Design multiplier, start of the top module:
module multiplier (
    output Ready,
    output Valid,
    output [31:0] R,
    input [15:0] X,
    input [15:0] Y,
    input Clk,
    input Rst
);
    wire [31:0] tmpR;
    Mul mul_1 (tmpR, X, Y);
    Outputer o_0 (Ready, Valid, R, tmpR, Clk, Rst);
endmodule
Size in the first run: roughly 1,600 cells after synthesis, about 68 I/O pins, ~11,000 um^2 of cells after synthesis.
clock: 8.89 ns
lec_check: 0
cap_margin: 30
cell_pad_in_sites_detail_placement: 2
core_margin: 2
core_utilization: 63
min_routing_layer: met1
place_density: 0.58
slew_margin: 20
tns_end_percent: 90
run.sh (not shown) runs the stock make flow with config.mk's settings and CLKGATE_MAP_FILE=.
The baseline stopped in detailed placement (DPL-0033).
Then changed:
- CAP_MARGIN: 30 -> 20
- CELL_PAD_IN_SITES_DETAIL_PLACEMENT: 2 -> default
- CORE_UTILIZATION: 63 -> 66
- MIN_ROUTING_LAYER: met1 -> default
- PLACE_DENSITY: 0.58 -> default
- SETUP_SLACK_MARGIN: default -> 2.14
- TNS_END_PERCENT: 90 -> default
- clock period: 8.89 -> 8.75 ns (I/O delays scaled with it)
- This time the run aborted during global routing
- die size came out lower by 4.4%
- area after synthesis does not change
- synthesized cell count does not change
Then changed:
- CORE_UTILIZATION: 66 -> 27
- SETUP_SLACK_MARGIN: 2.14 -> default
- clock period: 8.75 -> 14.6 ns (I/O delays scaled with it)
=> With this change the flow passed the timing, DRC and antenna checks; die size rises by about 140%; area after synthesis stays the same; synthesized cell count stays the same.
Then changed:
- CORE_UTILIZATION: 27 -> 31
- clock period: 14.6 -> 12.7 ns (I/O delays scaled with it)
Outcome: The changed run went through all stages and came out clean. Wire length goes up by 2.5%. Hold slack gains 0.0089 ns. Final cell count came out higher by 1.7%. Register-to-register slack is worse by 1.9 ns. Design area rose by 8.2%. Worst setup slack is worse by 0.25 ns. Combinational power rises by 37%.


run 1:
Starting RTL as in the previous note.
==> flow/config.mk <==
export PLATFORM = sky130hd
export DESIGN_NAME = multiplier
export DESIGN_NICKNAME = multiplier
export VERILOG_FILES = /design/flow/design.v
export SDC_FILE = /design/flow/constraint.sdc
export NUM_CORES = 4
export LEC_CHECK = 0
export ABC_AREA = 1
export CAP_MARGIN = 20
export CORE_MARGIN = 2
export CORE_UTILIZATION = 69
export CTS_CLUSTER_DIAMETER = 288
export CTS_CLUSTER_SIZE = 99
export PLACE_DENSITY = 0.36
export SLEW_MARGIN = 20
export TNS_END_PERCENT = 10
==> flow/constraint.sdc <==
create_clock -name core_clock -period 4.9 [get_ports {Clk}]
set_input_delay 0.9800 -clock core_clock [delete_from_list [all_inputs] [get_ports {Clk}]]
set_output_delay 0.9800 -clock core_clock [all_outputs]
set_load 0.01 [all_outputs]
Run 1 did not finish; the tool stopped in clock tree synthesis (4_1_cts) with error DPL-0038.
Input-level comparison between run 2 and run 1:
# run 1
export LEC_CHECK = 0
export ABC_AREA = 1
export CAP_MARGIN = 20
export CORE_MARGIN = 2
export CORE_UTILIZATION = 69
export CTS_CLUSTER_DIAMETER = 288
export CTS_CLUSTER_SIZE = 99
export PLACE_DENSITY = 0.36
export SLEW_MARGIN = 20
export TNS_END_PERCENT = 10
create_clock -name core_clock -period 4.9 [get_ports {Clk}]
# run 2
export LEC_CHECK = 0
export CAP_MARGIN = 20
export CORE_MARGIN = 2
export CORE_UTILIZATION = 40
export SLEW_MARGIN = 20
create_clock -name core_clock -period 13.0 [get_ports {Clk}]
==> results <==
| fraction of the core area occupied by cells at floorplan | higher: run 1 |. From run 1 to run 2 the numbers moved as follows: area of the synthesized netlist per yosys stat moved up, summed instance area of the synthesized netlist shows an increase of about 20%, simple logic cell fraction of the synthesized area saw a decrease, number of standard cells reported by yosys went up by about 17%. [run 2] total placed cells including tap cells rose 17% relative to run 1. Compared with run 1, run 2 shows a lower area fraction in full adders, half adders and majority gates. Total core area on run 2 is up relative to run 1. Synthesized cell count sits higher in run 2 than in run 1. Run 2 finished all stages; the layout is clean. Relative to run 1, share of synthesized area occupied by flip-flops and latches has decreased by 1.4 points in run 2. Against run 1, run 2 reports a placed wire-length estimate that is higher.
#### Input delta (run 3 over run 2)
# run 2
export LEC_CHECK = 0
export CAP_MARGIN = 20
export CORE_MARGIN = 2
export CORE_UTILIZATION = 40
export SLEW_MARGIN = 20
create_clock -name core_clock -period 13.0 [get_ports {Clk}]
# run 3
export LEC_CHECK = 0
export CAP_MARGIN = 20
export CORE_MARGIN = 2
export CORE_UTILIZATION = 40
export SLEW_MARGIN = 20
create_clock -name core_clock -period 12.7 [get_ports {Clk}]
### Flow results
From run 2 to run 3 the numbers moved as follows: worst setup slack after placement fell 180 ps; worst hold slack went up 14 ps; share of the core filled with cells in the final layout closely matched the old numbers; overall track demand over capacity in global routing -2.3 points.
Summary of the comparison: count of antenna diodes in the layout is lower in run 3, relative to run 2.
--- input diff run 3..run 4 ---
# run 3
export LEC_CHECK = 0
export CAP_MARGIN = 20
export CORE_MARGIN = 2
export CORE_UTILIZATION = 40
export SLEW_MARGIN = 20
create_clock -name core_clock -period 12.7 [get_ports {Clk}]
# run 4
export LEC_CHECK = 0
export CAP_MARGIN = 20
export CORE_MARGIN = 2
export CORE_UTILIZATION = 68
export CTS_CLUSTER_SIZE = 88
export HOLD_SLACK_MARGIN = -0.08
export SLEW_MARGIN = 20
export TNS_END_PERCENT = 5
create_clock -name core_clock -period 11.9 [get_ports {Clk}]
Results
- Every stage of run 4 finished as expected; the final checks, on the other hand, flagged setup timing, which means the layout fails.
- Run 4: total of plain and repair buffers excluding clock buffers higher than run 3
- Vias: run 4 more than run 3
- Changes observed in run 4 relative to run 3: design area rose about 1.7%, global routing usage on met2 rose 32 points, count of inserted antenna diode cells rose 1, setup slack after placement fell 850 ps.
- Comparing run 3 against run 4, there is no change at all in number of instances in the synthesized netlist.


multiplier again, from the RTL that the note above started with.
clock: 14.3 ns
lec_check: 0
cap_margin: 20
cell_pad_in_sites_detail_placement: 2
core_aspect_ratio: 1.88
core_margin: 2
core_utilization: 32
cts_cluster_size: 75
min_routing_layer: met1
slew_margin: 30
The starting point completed and failed the layout checks on setup timing.
Next try:
CORE_UTILIZATION = 28   (was 32)
SETUP_SLACK_MARGIN = 0.69   (was default)
TNS_END_PERCENT = 70   (was default)
Outcome:
- The changed run finished but fails on setup timing
- final area is higher by 2.6%
- total power came out higher by 14%
- area after synthesis stays the same
- via count goes up by 3.3%
- die area goes up by 14%
- clock-buffer cell count falls by 1
- utilization is lower by 4.3 points
- final cell count is higher by 4.3%
- fmax hardly moves
Next try:
CELL_PAD_IN_SITES_DETAIL_PLACEMENT = 0   (was 2)
MIN_ROUTING_LAYER = met2   (was met1)
SLEW_MARGIN = 10   (was 30)
What happened: The new run completed without violations. Non-clock buffer count increases by 67. Wire length shrinks by roughly a tenth. First-iteration DRC count grows to 2.7 times its value. Global-route usage increases by 16 points. Final cell count goes up by a few percent. Register-to-register slack improved by 330 ps.
Next try:
MIN_ROUTING_LAYER = met1   (was met2)
TNS_END_PERCENT = 5   (was 70)
clock period = 9.48 ns   (was 14.3 ns; I/O delays follow)
Outcome: The changed run finished but failed the layout checks on setup timing; combinational power went up by 43%; sequential power goes up by about 50%; wire length falls by 14%.
Power and IR drop assume default switching activity.
